wip/lagoon:
## rgb2hsv
module rgb2hsv(
        input clock,
        input reset_n,
        input in_valid,
        input [7:0] in_red,
        input [7:0] in_green,
        input [7:0] in_blue,
        input in_visual,
        input in_done,
        output out_valid,
        output [7:0] out_red,
        output [7:0] out_green,
        output [7:0] out_blue,
        output [7:0] out_hue,
        output [7:0] out_saturation,
        output [7:0] out_brightness,
        output out_visual,
        output out_done
    );
Size in the first run: roughly 310 flip-flops, about 0.036 mm2 of cells after synthesis.
export LEC_CHECK = 0
export CAP_MARGIN = 20
export CORE_ASPECT_RATIO = 0.5
export CORE_MARGIN = 9
export CORE_UTILIZATION = 40
export PLACE_DENSITY_LB_ADDON = 0.08
export SLEW_MARGIN = 20
create_clock -name core_clock -period 80.0 [get_ports {clock}]
run.sh (not shown) runs the stock make flow with config.mk's settings and CLKGATE_MAP_FILE=.
What wip/zinc does differently from wip/lagoon at the input level:
-- flow/config.mk --
<<< wip/lagoon, line 9
export CORE_ASPECT_RATIO = 0.5
export CORE_MARGIN = 9
export CORE_UTILIZATION = 40
export PLACE_DENSITY_LB_ADDON = 0.08
>>> wip/zinc, line 9
export CORE_MARGIN = 2
export CORE_UTILIZATION = 28
==> flow/constraint.sdc <==
create_clock -name core_clock -period 76.2 [get_ports {clock}]
set_input_delay 15.2400 -clock core_clock [delete_from_list [all_inputs] [get_ports {clock}]]
set_output_delay 15.2400 -clock core_clock [all_outputs]
set_load 0.01 [all_outputs]
[summary]
wip/zinc: global-route usage over all layers is 5.1 points lower than what wip/lagoon reported.
Clock slew at the register clock pins of the worst setup and hold paths: wip/zinc vs wip/lagoon — no meaningful difference
Sequential share of layout area was lower in the run labelled wip/zinc.
Higher wire length among wip/lagoon and wip/zinc: wip/lagoon
On critical path depth, wip/zinc tracks wip/lagoon almost exactly.
Diff wip/lagoon -> wip/zinc: worst hold slack down 0.019 ns; number of gates resized after cts shrank by 3.
What wip/cedar does differently from wip/zinc at the input level:
-- flow/config.mk --
<<< wip/zinc, line 10
export CORE_UTILIZATION = 28
>>> wip/cedar, line 10
export CORE_UTILIZATION = 12
==> flow/constraint.sdc <==
create_clock -name core_clock -period 103.0 [get_ports {clock}]
set_input_delay 20.6000 -clock core_clock [delete_from_list [all_inputs] [get_ports {clock}]]
set_output_delay 20.6000 -clock core_clock [all_outputs]
set_load 0.01 [all_outputs]
==> results <==
- wip/cedar: flow completed, timing, DRC and antenna clean
- Share of synthesized area occupied by flip-flops and latches came out exactly the same in wip/cedar and wip/zinc.
- Summary of the comparison: slew at the pin closest to its max-slew limit is lower in wip/cedar, relative to wip/zinc.
- Critical-path maximum fanout: wip/cedar vs wip/zinc up 9
- wip/cedar ends up with higher number of antenna cells inserted than wip/zinc does.
- wip/cedar: post-cts repair resize count 11 below wip/zinc
- Highest routed metal layer: met5 -> wip/cedar, met4 -> wip/zinc
- Delta (wip/cedar minus wip/zinc): wire length moved down.
- Looking at global-route track usage on met3 across wip/cedar and wip/zinc, the one that comes out higher is wip/zinc.
- In the flow results for wip/cedar and wip/zinc, the worst-case hold slack is smaller on wip/cedar.
- Tally of clock buffers in the finished layout ended up about 2.4% lower on wip/cedar than on wip/zinc.
- Reported for wip/cedar and wip/zinc, flip-flop count turned out identical to the last digit.
diff inputs: wip/cedar => wip/garnet
-- flow/config.mk --
<<< wip/cedar, line 10
export CORE_UTILIZATION = 12
>>> wip/garnet, line 10
export CORE_UTILIZATION = 40
==> flow/constraint.sdc <==
create_clock -name core_clock -period 76.2 [get_ports {clock}]
set_input_delay 15.2400 -clock core_clock [delete_from_list [all_inputs] [get_ports {clock}]]
set_output_delay 15.2400 -clock core_clock [all_outputs]
set_load 0.01 [all_outputs]
Notes after the runs:
- Of wip/garnet and wip/cedar, wip/cedar shows the lower sequential share of layout area, with wip/garnet above it.
- Taking wip/cedar as the reference point, the design area of wip/garnet falls by 2.6%.
- Summary — final-stage net count, wip/garnet relative to wip/cedar: higher, by about 3.7%.
- Diff wip/garnet and wip/cedar: share of the final layout cell area in multi-input gates higher in wip/garnet
- For well-tap cell count, dividing the value from wip/cedar by the value from wip/garnet gives 3.4.
- For the clock-cell share of area, wip/garnet came in 0.22 points higher than wip/cedar did.
- Diff wip/cedar -> wip/garnet | die outline area | decrease of 0.21 mm2
- Between wip/garnet and wip/cedar, the register-to-register slack is higher for wip/cedar.
- Changes observed in wip/garnet relative to wip/cedar: flop count stayed essentially flat, AND-OR/OR-AND share of the synthesized area stayed essentially flat.

* * *

rgb2hsv again, from the RTL that the note above started with.
make LEC_CHECK=0 ABC_AREA=1 CAP_MARGIN=15 CORE_MARGIN=2 CORE_UTILIZATION=72 CTS_CLUSTER_DIAMETER=301 CTS_CLUSTER_SIZE=15 SLEW_MARGIN=20 finish   # period 67.8 ns
Then changed:
Settings changed: ABC_AREA 1 to default, CAP_MARGIN 15 to 20, CTS_CLUSTER_DIAMETER 301 to default, CTS_CLUSTER_SIZE 15 to 34.
Clock period 67.8 ns to 73.0 ns, I/O delays scaled along.
The changed run passed the timing, design-rule and antenna checks.
Routed wire length is higher by a few percent.
Synthesized cell count came out lower by a quarter to a third.
Sequential cell count does not change.
Via count came out lower by a little under a tenth.
Global-route usage went up by 5.3 points.
Final area came out lower by a little under a tenth.
First-iteration DRC count goes up by a quarter to a third.
Setup slack is worse by 2300 ps.
Non-clock buffer count rises by 114.
Maximum frequency goes down by roughly a tenth.
Worst hold slack improved by 36 ps.

* * *

rgb2hsv again, from the RTL that the note above started with.
==> flow/config.mk <==
export PLATFORM = sky130hd
export DESIGN_NAME = rgb2hsv
export DESIGN_NICKNAME = rgb2hsv
export VERILOG_FILES = /design/flow/design.v
export SDC_FILE = /design/flow/constraint.sdc
export NUM_CORES = 4
export LEC_CHECK = 0
export CAP_MARGIN = 15
export CELL_PAD_IN_SITES_GLOBAL_PLACEMENT = 3
export CORE_MARGIN = 8
export CORE_UTILIZATION = 46
export CTS_CLUSTER_DIAMETER = 359
export CTS_CLUSTER_SIZE = 14
export GPL_ROUTABILITY_DRIVEN = 0
export GPL_TIMING_DRIVEN = 0
export MIN_ROUTING_LAYER = met2
export SETUP_SLACK_MARGIN = 5.0
export SLEW_MARGIN = 35
==> flow/constraint.sdc <==
create_clock -name core_clock -period 49.5 [get_ports {clock}]
set_input_delay 9.9000 -clock core_clock [delete_from_list [all_inputs] [get_ports {clock}]]
set_output_delay 9.9000 -clock core_clock [all_outputs]
set_load 0.01 [all_outputs]
The baseline died in 3_1_place_gp_skip_io on GPL-0301.
==> next run, changes <==
ABC_AREA = 1   (was not set)
CAP_MARGIN = 20   (was 15)
CELL_PAD_IN_SITES_GLOBAL_PLACEMENT = not set   (was 3)
CORE_MARGIN = 2   (was 8)
CORE_UTILIZATION = 69   (was 46)
CTS_CLUSTER_DIAMETER = 260   (was 359)
CTS_CLUSTER_SIZE = 98   (was 14)
GPL_ROUTABILITY_DRIVEN = not set   (was 0)
GPL_TIMING_DRIVEN = not set   (was 0)
MIN_ROUTING_LAYER = not set   (was met2)
PLACE_DENSITY = 0.38   (was not set)
SETUP_SLACK_MARGIN = not set   (was 5.0)
SLEW_MARGIN = 20   (was 35)
Outcome:
- With this change the flow ended with an error in 4_1_cts
- area after synthesis grows by 19%
- die size shrinks by 27%
- synthesized cell count grows by 40%
==> next run, changes <==
ABC_AREA = not set   (was 1)
CORE_UTILIZATION = 40   (was 69)
CTS_CLUSTER_DIAMETER = not set   (was 260)
CTS_CLUSTER_SIZE = not set   (was 98)
PLACE_DENSITY = not set   (was 0.38)
clock period = 80.0 ns   (was 49.5 ns; I/O delays follow)
=> This time the run ran to the end with no violations; synthesized area came out lower by about a fifth; die area came out higher by well over a third; synthesized cell count came out lower by a quarter to a third.
==> next run, changes <==
CORE_MARGIN = 9   (was 2)
CTS_CLUSTER_DIAMETER = 60   (was not set)
CTS_CLUSTER_SIZE = 100   (was not set)
Result: The new run ran to the end with no violations. Synthesized cell count stays the same. Routed wire length barely changes. Core utilization rises by 0.59 points.
